willow:
==> flow/design.v (excerpt) <==
module complex_multiplier
    #(parameter integer     OPERAND_WIDTH_A = 16,  
      parameter integer     OPERAND_WIDTH_B = 16,  
      parameter integer     OPERAND_WIDTH_OUT = 32,   
      parameter integer     STAGES = 6,   
      parameter             BLOCKING = 0,
      parameter             ROUND_MODE = 0,
      parameter integer     GROWTH_BITS = 0,   
      parameter             BYTE_ALIGNED = 1,
      localparam            EFF_PORT_WIDTH_A = BYTE_ALIGNED ? ((OPERAND_WIDTH_A*2+15)/16)*16 : OPERAND_WIDTH_A * 2,
      localparam            EFF_PORT_WIDTH_B = BYTE_ALIGNED ? ((OPERAND_WIDTH_B*2+15)/16)*16 : OPERAND_WIDTH_B * 2,
      localparam            EFF_PORT_WIDTH_OUT = BYTE_ALIGNED ? ((OPERAND_WIDTH_OUT*2+15)/16)*16 : OPERAND_WIDTH_OUT * 2
    )
    (   
        input                                           aclk,
        input                                           aresetn,
		input                                           rounding_cy,
        input               [EFF_PORT_WIDTH_A - 1 : 0]    s_axis_a_tdata,
        output reg                                      s_axis_a_tready,
        input                                           s_axis_a_tvalid,
        input               [EFF_PORT_WIDTH_B - 1 : 0]    s_axis_b_tdata,
        output reg                                      s_axis_b_tready,
        input                                           s_axis_b_tvalid,
        output reg  		[EFF_PORT_WIDTH_OUT - 1 : 0]  m_axis_dout_tdata,
        output reg                                      m_axis_dout_tvalid,
        input                                           m_axis_dout_tready
        );
Size: ~6600 cells after synthesis, roughly 580 flip-flops.
make LEC_CHECK=0 ABC_AREA=1 CAP_MARGIN=20 CORE_ASPECT_RATIO=0.7 CORE_MARGIN=2 CORE_UTILIZATION=71 CTS_CLUSTER_DIAMETER=100 CTS_CLUSTER_SIZE=25 GPL_ROUTABILITY_DRIVEN=0 PLACE_DENSITY_LB_ADDON=0.09 SLEW_MARGIN=10 finish   # period 8.21 ns
run.sh (not shown) runs the stock make flow with config.mk's settings and CLKGATE_MAP_FILE=.
The inputs of delta differ from those of willow as listed below.
# willow
export LEC_CHECK = 0
export ABC_AREA = 1
export CAP_MARGIN = 20
export CORE_ASPECT_RATIO = 0.7
export CORE_MARGIN = 2
export CORE_UTILIZATION = 71
export CTS_CLUSTER_DIAMETER = 100
export CTS_CLUSTER_SIZE = 25
export GPL_ROUTABILITY_DRIVEN = 0
export PLACE_DENSITY_LB_ADDON = 0.09
export SLEW_MARGIN = 10
create_clock -name core_clock -period 8.21 [get_ports {aclk}]
# delta
export LEC_CHECK = 0
export ABC_AREA = 1
export CAP_MARGIN = 20
export CELL_PAD_IN_SITES_GLOBAL_PLACEMENT = 3
export CORE_ASPECT_RATIO = 0.7
export CORE_MARGIN = 2
export CORE_UTILIZATION = 32
export CTS_CLUSTER_DIAMETER = 100
export CTS_CLUSTER_SIZE = 25
export GPL_ROUTABILITY_DRIVEN = 1
export PLACE_DENSITY_LB_ADDON = 0.03
export SETUP_SLACK_MARGIN = 1.27
export SLEW_MARGIN = 40
create_clock -name core_clock -period 8.21 [get_ports {aclk}]
==> results <==
No stage failed in delta, and the final checks on the layout all came back clean. When delta is set beside willow, its non-clock buffer count turns out to be 87 larger. Between willow and delta, the hold slack does not differ in any meaningful way. The register-to-register setup slack of delta exceeds that of willow by 0.26 ns. Against willow, delta comes in 4 higher on antenna diode count. delta ends up with a average detailed-routed wire length per instance that is 11% higher than in willow. The width of the chip number comes out higher for delta vs willow. delta against willow: clock insertion delay at the later pin of the skew report picked up an extra 0.03 ns; total routed wirelength up 31%. Setup slack: delta more than willow. Compared with willow, delta shows sequential cell area share lower by 1.3 points.
> inputs changed (delta -> ember)
# delta
export LEC_CHECK = 0
export ABC_AREA = 1
export CAP_MARGIN = 20
export CELL_PAD_IN_SITES_GLOBAL_PLACEMENT = 3
export CORE_ASPECT_RATIO = 0.7
export CORE_MARGIN = 2
export CORE_UTILIZATION = 32
export CTS_CLUSTER_DIAMETER = 100
export CTS_CLUSTER_SIZE = 25
export GPL_ROUTABILITY_DRIVEN = 1
export PLACE_DENSITY_LB_ADDON = 0.03
export SETUP_SLACK_MARGIN = 1.27
export SLEW_MARGIN = 40
create_clock -name core_clock -period 8.21 [get_ports {aclk}]
# ember
export LEC_CHECK = 0
export CAP_MARGIN = 20
export CORE_MARGIN = 2
export CORE_UTILIZATION = 70
export SLEW_MARGIN = 20
create_clock -name core_clock -period 5.52 [get_ports {aclk}]
### Flow results
ember: all stages done; final checks FAILED (setup timing).
Re final area: ember is about 0.5% up on delta.
[ember] critical path buffer and inverter count rose 2 relative to delta
Going from delta to ember, yosys-reported design area after synthesis down 5200 um^2, depth of the most critical reg-to-reg path climbed 4.
For the first-iteration DRC count, ember came in about 28% higher than delta did.
ember vs. delta: detail-routed net length per standard cell went up about 1.2%, cell count after synthesis saw a decrease, worst-case hold slack has decreased, number of tapcells has decreased, growth of design area from synthesis to finish rose by 11 points.
ember vs. delta: setup slack went down by 2.48 ns.
diff inputs: ember => harbor
# ember
export LEC_CHECK = 0
export CAP_MARGIN = 20
export CORE_MARGIN = 2
export CORE_UTILIZATION = 70
export SLEW_MARGIN = 20
create_clock -name core_clock -period 5.52 [get_ports {aclk}]
# harbor
export LEC_CHECK = 0
export CAP_MARGIN = 20
export CORE_MARGIN = 2
export CORE_UTILIZATION = 40
export SLEW_MARGIN = 20
create_clock -name core_clock -period 8.0 [get_ports {aclk}]
[summary]
Both conditions hold for harbor: the flow ran to the end and the final layout passed the timing, design-rule and antenna checks. Cmp harbor and ember / number of diodes added for antenna fixing / higher: ember. ember → harbor: global-route wire length before repair level, met1 layer wirelength in the final routing increased 8.7%, final net count shows a reduction of 578, sequential share of layout area moved up. Of harbor and ember, the higher post-synthesis to final-layout area growth belongs to ember. Re core utilization: harbor is 41 points down on ember. On die area, ember beats harbor. Between harbor and ember, the non-clock buffer count is higher for ember. On harbor: final tally of setup violations is 52 lower than what ember gave.
